## fir
module fir(
	input			clk_100k,
	input			rst_n,
	input 	signed [8:0]	samp_in,
	output 	signed [8:0]	fir_out	
);
==> flow/config.mk <==
export PLATFORM = sky130hd
export DESIGN_NAME = fir
export DESIGN_NICKNAME = fir
export VERILOG_FILES = /design/flow/design.v
export SDC_FILE = /design/flow/constraint.sdc
export NUM_CORES = 4
export LEC_CHECK = 0
export CAP_MARGIN = 20
export CELL_PAD_IN_SITES_GLOBAL_PLACEMENT = 1
export CORE_ASPECT_RATIO = 1.47
export CORE_MARGIN = 2
export CORE_UTILIZATION = 68
export CTS_CLUSTER_DIAMETER = 272
export CTS_CLUSTER_SIZE = 99
export GPL_ROUTABILITY_DRIVEN = 0
export MIN_ROUTING_LAYER = met1
export PLACE_DENSITY = 0.89
export SLEW_MARGIN = 20
export TNS_END_PERCENT = 15
==> flow/constraint.sdc <==
create_clock -name core_clock -period 19.7 [get_ports {clk_100k}]
set_input_delay 3.9400 -clock core_clock [delete_from_list [all_inputs] [get_ports {clk_100k}]]
set_output_delay 3.9400 -clock core_clock [all_outputs]
set_load 0.01 [all_outputs]
run.sh (not shown) runs the stock make flow with config.mk's settings and CLKGATE_MAP_FILE=.
The starting point went through all stages and came out clean.
Then changed:
==> flow/config.mk (replaced) <==
export PLATFORM = sky130hd
export DESIGN_NAME = fir
export DESIGN_NICKNAME = fir
export VERILOG_FILES = /design/flow/design.v
export SDC_FILE = /design/flow/constraint.sdc
export NUM_CORES = 4
export LEC_CHECK = 0
export CAP_MARGIN = 15
export CORE_MARGIN = 2
export CORE_UTILIZATION = 72
export SETUP_SLACK_MARGIN = -0.94
export SLEW_MARGIN = 20
==> flow/constraint.sdc (replaced) <==
create_clock -name core_clock -period 13.4 [get_ports {clk_100k}]
set_input_delay 2.6800 -clock core_clock [delete_from_list [all_inputs] [get_ports {clk_100k}]]
set_output_delay 2.6800 -clock core_clock [all_outputs]
set_load 0.01 [all_outputs]
=>
- Now the flow ran to the end with violations: setup timing
- first-iteration DRC count came out higher by well over a third
- final cell count went up by roughly a tenth
Then changed:
--- a/flow/config.mk
+++ b/flow/config.mk
@@ -7,6 +7,6 @@
 export LEC_CHECK = 0
-export CAP_MARGIN = 15
+export CAP_MARGIN = 20
 export CORE_MARGIN = 2
-export CORE_UTILIZATION = 72
-export SETUP_SLACK_MARGIN = -0.94
+export CORE_UTILIZATION = 66
+export SETUP_SLACK_MARGIN = 3.56
 export SLEW_MARGIN = 20
After rerunning: The new run finished but fails on setup timing; design area hardly moves; register-to-register slack improves by 0.03 ns; count of clock-buffer cells in the layout rises by 2.
Then changed:
--- a/flow/config.mk
+++ b/flow/config.mk
@@ -7,6 +7,9 @@
 export LEC_CHECK = 0
+export ABC_AREA = 1
 export CAP_MARGIN = 20
 export CORE_MARGIN = 2
-export CORE_UTILIZATION = 66
-export SETUP_SLACK_MARGIN = 3.56
+export CORE_UTILIZATION = 72
+export CTS_CLUSTER_DIAMETER = 178
+export CTS_CLUSTER_SIZE = 98
 export SLEW_MARGIN = 20
+export TNS_END_PERCENT = 5
==> flow/constraint.sdc (replaced) <==
create_clock -name core_clock -period 9.16 [get_ports {clk_100k}]
set_input_delay 1.8320 -clock core_clock [delete_from_list [all_inputs] [get_ports {clk_100k}]]
set_output_delay 1.8320 -clock core_clock [all_outputs]
set_load 0.01 [all_outputs]
The changed run completed, yet does not pass: setup timing.
Setup slack loses 3.1 ns.
Worst hold slack degrades by 0.048 ns.
Die size goes down by 6.6%.
Wire length is higher by 25%.
Then changed:
==> flow/config.mk (replaced) <==
export PLATFORM = sky130hd
export DESIGN_NAME = fir
export DESIGN_NICKNAME = fir
export VERILOG_FILES = /design/flow/design.v
export SDC_FILE = /design/flow/constraint.sdc
export NUM_CORES = 4
export LEC_CHECK = 0
export CAP_MARGIN = 20
export CORE_MARGIN = 2
export CORE_UTILIZATION = 40
export SLEW_MARGIN = 20
==> flow/constraint.sdc (replaced) <==
create_clock -name core_clock -period 16.0 [get_ports {clk_100k}]
set_input_delay 3.2000 -clock core_clock [delete_from_list [all_inputs] [get_ports {clk_100k}]]
set_output_delay 3.2000 -clock core_clock [all_outputs]
set_load 0.01 [all_outputs]
Outcome: The new run finished clean; final cell count goes down by 7.1%; count of clock-buffer cells in the layout goes down by 2.
Then changed:
--- a/flow/config.mk
+++ b/flow/config.mk
@@ -7,5 +7,8 @@
 export LEC_CHECK = 0
-export CAP_MARGIN = 20
-export CORE_MARGIN = 2
+export CAP_MARGIN = 35
+export CORE_MARGIN = 5
 export CORE_UTILIZATION = 40
+export CTS_CLUSTER_DIAMETER = 393
+export CTS_CLUSTER_SIZE = 99
+export SETUP_SLACK_MARGIN = 0.85
 export SLEW_MARGIN = 20
The changed run completed with no timing, DRC or antenna violations.
Wire length went up by 0.49%.
Worst setup slack improves by 0.066 ns.
Via count went up by 1.1%.
Core utilization went up by 0.52 points.
Final area went up by 1.2%.

========
## build 6
fir again, from the RTL that the note above started with.
clock: 4.5 ns
lec_check: 0
abc_area: 1
cap_margin: 20
core_margin: 2
core_utilization: 72
cts_cluster_diameter: 232
gpl_routability_driven: 0
max_routing_layer: met4
place_density_lb_addon: 0.01
setup_slack_margin: 1.16
slew_margin: 20
The layout from build 6, despite a flow that completed every stage, fails the layout checks, with the failing checks listed as setup timing.
Changes in build 1 relative to build 6:
- a deleted SETUP_SLACK_MARGIN that had been 1.16
- a deleted PLACE_DENSITY_LB_ADDON that had been 0.01
- a deleted CTS_CLUSTER_DIAMETER that had been 232
- a deleted MAX_ROUTING_LAYER that had been met4
- a deleted ABC_AREA that had been 1
- a deleted GPL_ROUTABILITY_DRIVEN that had been 0
- a change of CORE_UTILIZATION from 72 to 43
- a change of the clock period (ns, I/O delays scaled along) from 4.5 to 15.8
--- outcome ---
Build 1: full flow OK, the timing, design-rule and antenna checks passed. Build 6 has a higher critical path depth than build 1. Lower data-path buffer share of cell area in the final layout goes to build 1 over build 6. Diff build 6 -> build 1: synthesized area now smaller, area of all placed cells without fillers now smaller, number of standard cells in the layout, taps in and fillers out now smaller.
diff inputs: build 1 => build 66
- CAP_MARGIN changed from 20 to 15
- SETUP_SLACK_MARGIN newly set to -0.89
- CORE_UTILIZATION changed from 43 to 72
- the clock period (ns, I/O delays scaled along) changed from 15.8 to 13.4
## What came out
- Global-route met1 utilization sits higher in build 66 than in build 1.
- Compare build 66 and build 1 | design area higher: build 66
- Build 66 finished every stage; the final checks, however, were not passed, the failures being setup timing.
- Summary of the comparison: wire length is higher in build 66, relative to build 1.
- Relative to build 1, met2 layer wire length in the routed design has increased by about 13% in build 66.
- Against build 1, build 66 reports a initial antenna violation count that is higher.
--- input diff build 66..build 22 ---
- ABC_AREA: unset -> 1
- SETUP_SLACK_MARGIN: -0.89 -> 1.1
- CTS_CLUSTER_DIAMETER: unset -> 396
- the clock period (ns, I/O delays scaled along): 13.4 -> 12.6
==> comparison <==
- Build 22 completed end to end; final checks failed (setup timing).
- Of the two candidates, build 66 has the better die area and build 22 the worse one.
- Build 22 vs build 66 — count of clock-buffer cells in the layout rose 1.
- Build 22 vs build 66 — share of the core filled with cells in the final layout rose 2.1 points.
- Looking only at area overhead of the layout relative to synthesis, and setting everything else aside, the lower value of build 66 and build 22 goes to build 66.
- Summary: with build 66 as the reference, total number of vias in build 22 moved up by a few percent.
### build 22 -> build 71
- clearing SETUP_SLACK_MARGIN, which used to be 1.1
- putting CTS_CLUSTER_SIZE at 98 where nothing was set
- swapping 396 for 376 in CTS_CLUSTER_DIAMETER
- putting PLACE_DENSITY at 0.4 where nothing was set
- clearing ABC_AREA, which used to be 1
- swapping 12.6 for 18.0 in the clock period (ns, I/O delays scaled along)
## What came out
In build 22 the implementation completed, yet the final layout does not meet the checks, the culprit being setup timing. Looking at the reports, build 71 completed the entire flow and the layout it produced met the timing, design-rule and antenna checks. Cmp build 71 and build 22 / met3 routed wirelength / higher: build 22. In the final reports, the cell area of build 71 is smaller than that of build 22. The share of final layout cell area taken by clock buffers and inverters was comparable across build 71 and build 22. Lower actual slew at the worst max-slew pin was reported by build 22, not build 71. Compared with build 22, in build 71 post-route worst setup slack went up by 2.30 ns, floorplan die height moved down, aggregate routed wire length now sits lower.
What build 40 does differently from build 71 at the input level:
- SETUP_SLACK_MARGIN newly set to -0.56
- ABC_AREA newly set to 1
- CTS_CLUSTER_DIAMETER changed from 376 to 396
- CTS_CLUSTER_SIZE removed (was 98)
- PLACE_DENSITY removed (was 0.4)
- the clock period (ns, I/O delays scaled along) changed from 18.0 to 11.9
Summary of build 71 and build 40: one run falls short of a clean finish, namely build 40. Although build 40 finished all stages, its layout failed final checks on setup timing. For count of inserted tapcells, build 71 and build 40 come out practically identical. Wire length of the first global-routing pass (build 71 / build 40): 0.838. The source of the critical timing path comes out samp[9][0] in one run and samp[9][1] in the other, namely in build 71 and build 40 respectively.

========
## run B
Starting RTL as in the previous note.
==> flow/design.v (excerpt) <==
module fir(
	input			clk_100k,
	input			rst_n,
	input 	signed [8:0]	samp_in,
	output 	signed [8:0]	fir_out	
);
Settings: LEC_CHECK=0, CAP_MARGIN=0, CELL_PAD_IN_SITES_DETAIL_PLACEMENT=1, CELL_PAD_IN_SITES_GLOBAL_PLACEMENT=2, CORE_ASPECT_RATIO=0.6, CORE_MARGIN=8, CORE_UTILIZATION=72, CTS_CLUSTER_DIAMETER=52, CTS_CLUSTER_SIZE=87, GPL_ROUTABILITY_DRIVEN=1, MAX_ROUTING_LAYER=met4, MIN_ROUTING_LAYER=met2, PLACE_DENSITY_LB_ADDON=0.21, SLEW_MARGIN=20, TNS_END_PERCENT=35; clock period 10.1 ns.
Status: run B FAILED at global placement without I/O (3_1_place_gp_skip_io) (tool error)
Modified inputs, run D compared to run B
- ABC_AREA: unset -> 1
- CAP_MARGIN: 0 -> 20
- CORE_MARGIN: 8 -> 2
- MIN_ROUTING_LAYER: met2 -> unset
- CELL_PAD_IN_SITES_GLOBAL_PLACEMENT: 2 -> unset
- CTS_CLUSTER_DIAMETER: 52 -> unset
- CTS_CLUSTER_SIZE: 87 -> unset
- CORE_ASPECT_RATIO: 0.6 -> unset
- MAX_ROUTING_LAYER: met4 -> unset
- CELL_PAD_IN_SITES_DETAIL_PLACEMENT: 1 -> unset
- TNS_END_PERCENT: 35 -> unset
- GPL_ROUTABILITY_DRIVEN: 1 -> unset
- PLACE_DENSITY_LB_ADDON: 0.21 -> unset
- the clock period (ns, I/O delays scaled along): 10.1 -> 24.7
--- outcome ---
Run D against run B: simple-gate share of the synthesized area moved up; fraction of synthesized area in multiplexers now sits at about the same level; number of instances in the synthesized netlist has increased; area share of fa/ha/maj cells after synthesis fell 1.2 points. Run D vs run B, sequential fraction of the synthesis area went down by 0.15 points. Netlist area before placement sits higher in run D than in run B. Cmp run B and run D / core region area / lower: run B. Status: run B FAILED at global placement without I/O (3_1_place_gp_skip_io) (tool error). Run D has completed all stages; timing, DRC and antenna checks passed.

========
Setup of run 1:
Starting RTL as in the previous note.
export LEC_CHECK = 0
export ABC_AREA = 1
export CAP_MARGIN = 20
export CELL_PAD_IN_SITES_DETAIL_PLACEMENT = 0
export CELL_PAD_IN_SITES_GLOBAL_PLACEMENT = 3
export CORE_ASPECT_RATIO = 0.71
export CORE_MARGIN = 10
export CORE_UTILIZATION = 69
export CTS_CLUSTER_SIZE = 81
export PLACE_DENSITY = 0.83
export SLEW_MARGIN = 5
export TNS_END_PERCENT = 35
create_clock -name core_clock -period 23.9 [get_ports {clk_100k}]
As the logs show, run 1 stopped at global placement without I/O (3_1_place_gp_skip_io) after a tool error, so it never reached the end of the flow.
[inputs] run 2 vs run 1
# run 1
export LEC_CHECK = 0
export ABC_AREA = 1
export CAP_MARGIN = 20
export CELL_PAD_IN_SITES_DETAIL_PLACEMENT = 0
export CELL_PAD_IN_SITES_GLOBAL_PLACEMENT = 3
export CORE_ASPECT_RATIO = 0.71
export CORE_MARGIN = 10
export CORE_UTILIZATION = 69
export CTS_CLUSTER_SIZE = 81
export PLACE_DENSITY = 0.83
export SLEW_MARGIN = 5
export TNS_END_PERCENT = 35
create_clock -name core_clock -period 23.9 [get_ports {clk_100k}]
# run 2
export LEC_CHECK = 0
export ABC_AREA = 1
export CAP_MARGIN = 20
export CORE_MARGIN = 2
export CORE_UTILIZATION = 72
export MAX_ROUTING_LAYER = met4
export PLACE_DENSITY_LB_ADDON = 0.01
export SETUP_SLACK_MARGIN = 1.16
export SLEW_MARGIN = 20
create_clock -name core_clock -period 4.5 [get_ports {clk_100k}]
--- outcome ---
Run 2 and run 1 ended up with roughly the same area of the synthesized netlist per yosys stat. Core utilization before placement: run 2 vs run 1 up 3.1 points. Across run 1 and run 2, no clean finish was achieved. STATUS run=run 2 STAGES=ALL_DONE FINAL_CHECKS=FAILED CAUSE=negative setup slack. Re count of flip-flops with a built-in enable after synthesis: no difference whatsoever between run 1 and run 2. Core outline area delta for run 2 relative to run 1: about 4% lower. Looking at run 1 and run 2, the tally of unique sky130hd cells used after synthesis is a wash. The floorplan net count on run 1 is in line with that on run 2. Comparing run 1 and run 2, the lower die height was measured on run 1. Run 2: number of rows created at floorplan 16% above run 1. The die used by run 2 is smaller than the one used by run 1. Synthesized area delta (run 1 -> run 2): insignificant. Measured against each other, run 1 and run 2 differ in die width, the higher figure coming from run 1.
Input changes introduced in run 3 (baseline for comparison: run 2):
# run 2
export LEC_CHECK = 0
export ABC_AREA = 1
export CAP_MARGIN = 20
export CORE_MARGIN = 2
export CORE_UTILIZATION = 72
export MAX_ROUTING_LAYER = met4
export PLACE_DENSITY_LB_ADDON = 0.01
export SETUP_SLACK_MARGIN = 1.16
export SLEW_MARGIN = 20
create_clock -name core_clock -period 4.5 [get_ports {clk_100k}]
# run 3
export LEC_CHECK = 0
export CAP_MARGIN = 20
export CORE_MARGIN = 2
export CORE_UTILIZATION = 40
export SLEW_MARGIN = 20
create_clock -name core_clock -period 15.8 [get_ports {clk_100k}]
[summary]
- Run 3 has completed all stages; timing, DRC and antenna checks passed.
- Diff run 2 -> run 3: global-route track usage on met1 lower, finished layout cell area now sits lower.
- Summary of the comparison: sequential portion of the cell area is higher in run 3, relative to run 2.

========
fir again, from the RTL that the note above started with.
Settings: LEC_CHECK=0, ABC_AREA=1, CAP_MARGIN=5, CORE_MARGIN=2, CORE_UTILIZATION=72, CTS_CLUSTER_DIAMETER=223, CTS_CLUSTER_SIZE=80, MAX_ROUTING_LAYER=met4, PLACE_DENSITY=0.35, SETUP_SLACK_MARGIN=2.63, SLEW_MARGIN=20, TNS_END_PERCENT=35; clock period 9.16 ns.
The first run reached the layout checks and failed them: negative setup slack.
Then changed:
Settings changed: CORE_ASPECT_RATIO set to 1.74, PLACE_DENSITY 0.35 to unset, PLACE_DENSITY_LB_ADDON set to 0.15.
Outcome: The changed run stopped in global routing with GRT-0232; area after synthesis stays the same; die area hardly moves; synthesized cell count does not change.
Then changed:
Settings changed: CAP_MARGIN 5 to 15, CORE_ASPECT_RATIO 1.74 to unset, CTS_CLUSTER_DIAMETER 223 to 221, CTS_CLUSTER_SIZE 80 to unset, MAX_ROUTING_LAYER met4 to unset, PLACE_DENSITY_LB_ADDON 0.15 to unset, SETUP_SLACK_MARGIN 2.63 to 1.1, TNS_END_PERCENT 35 to unset.
Clock period 9.16 ns to 13.4 ns, I/O delays scaled along.
With this change the flow finished with negative setup slack left.
Die size stays flat.
Synthesized area is unchanged.
Synthesized cell count does not change.

========
Starting RTL as in the previous note.
==> flow/design.v (excerpt) <==
module fir(
	input			clk_100k,
	input			rst_n,
	input 	signed [8:0]	samp_in,
	output 	signed [8:0]	fir_out	
);
Settings: LEC_CHECK=0, ABC_AREA=1, CAP_MARGIN=15, CORE_ASPECT_RATIO=0.84, CORE_MARGIN=2, CORE_UTILIZATION=72, CTS_CLUSTER_DIAMETER=226, CTS_CLUSTER_SIZE=74, MAX_ROUTING_LAYER=met4, PLACE_DENSITY=0.35, SETUP_SLACK_MARGIN=2.7, SLEW_MARGIN=20, TNS_END_PERCENT=5; clock period 9.29 ns.
The baseline completed, yet does not pass: setup timing.
Then changed:
- CORE_ASPECT_RATIO: 0.84 -> unset
- TNS_END_PERCENT: 5 -> unset
=> The new run completed and failed the layout checks on setup timing; global-route usage is lower by 3.3 points; final area rose by 0.41%; clock-buffer cell count went down by 2; worst setup slack loses 0.036 ns; critical path depth went down by 8; utilization rose by 0.77 points.
Then changed:
- CAP_MARGIN: 15 -> 20
- CTS_CLUSTER_DIAMETER: 226 -> unset
- CTS_CLUSTER_SIZE: 74 -> unset
- PLACE_DENSITY: 0.35 -> unset
- SETUP_SLACK_MARGIN: 2.7 -> 0.4
- clock period: 9.29 -> 4.56 ns (I/O delays scaled with it)
=> The changed run produced a layout that fails on setup timing; final cell count came out higher by 0.86%; global-route usage increases by 9.0 points; design area went up by 0.67%; critical path depth is unchanged; register-to-register slack is worse by 5.1 ns; count of clock-buffer cells in the layout does not change; clock skew came out lower by 0.013 ns; synthesized cell count does not change; hold slack loses 0.12 ns; worst setup slack degrades by 4.9 ns.
Then changed:
- CTS_CLUSTER_SIZE: unset -> 72
- PLACE_DENSITY_LB_ADDON: unset -> 0.01
- SETUP_SLACK_MARGIN: 0.4 -> 0.74
- clock period: 4.56 -> 4.5 ns (I/O delays scaled with it)
The changed run finished but failed the layout checks on setup timing.
Setup slack gets better by 0.28 ns.
Die size is unchanged.
Clock skew climbs by 0.0033 ns.
Via count drops by 5.8%.
Then changed:
- CTS_CLUSTER_DIAMETER: unset -> 223
- CTS_CLUSTER_SIZE: 72 -> unset
- PLACE_DENSITY_LB_ADDON: 0.01 -> unset
- SETUP_SLACK_MARGIN: 0.74 -> 1.29
- clock period: 4.5 -> 13.1 ns (I/O delays scaled with it)
The changed run completed and failed the layout checks on setup timing.
Count of clock-buffer cells in the layout does not change.
Register-to-register slack improved by 8.9 ns.
Non-clock buffer count decreases by 266.
Design area decreases by a few percent.
Wire length decreases by about a fifth.
First-iteration DRC count decreases by well over a third.
Worst setup slack improved by 7.8 ns.
Flip-flop count is unchanged.
Die area is unchanged.
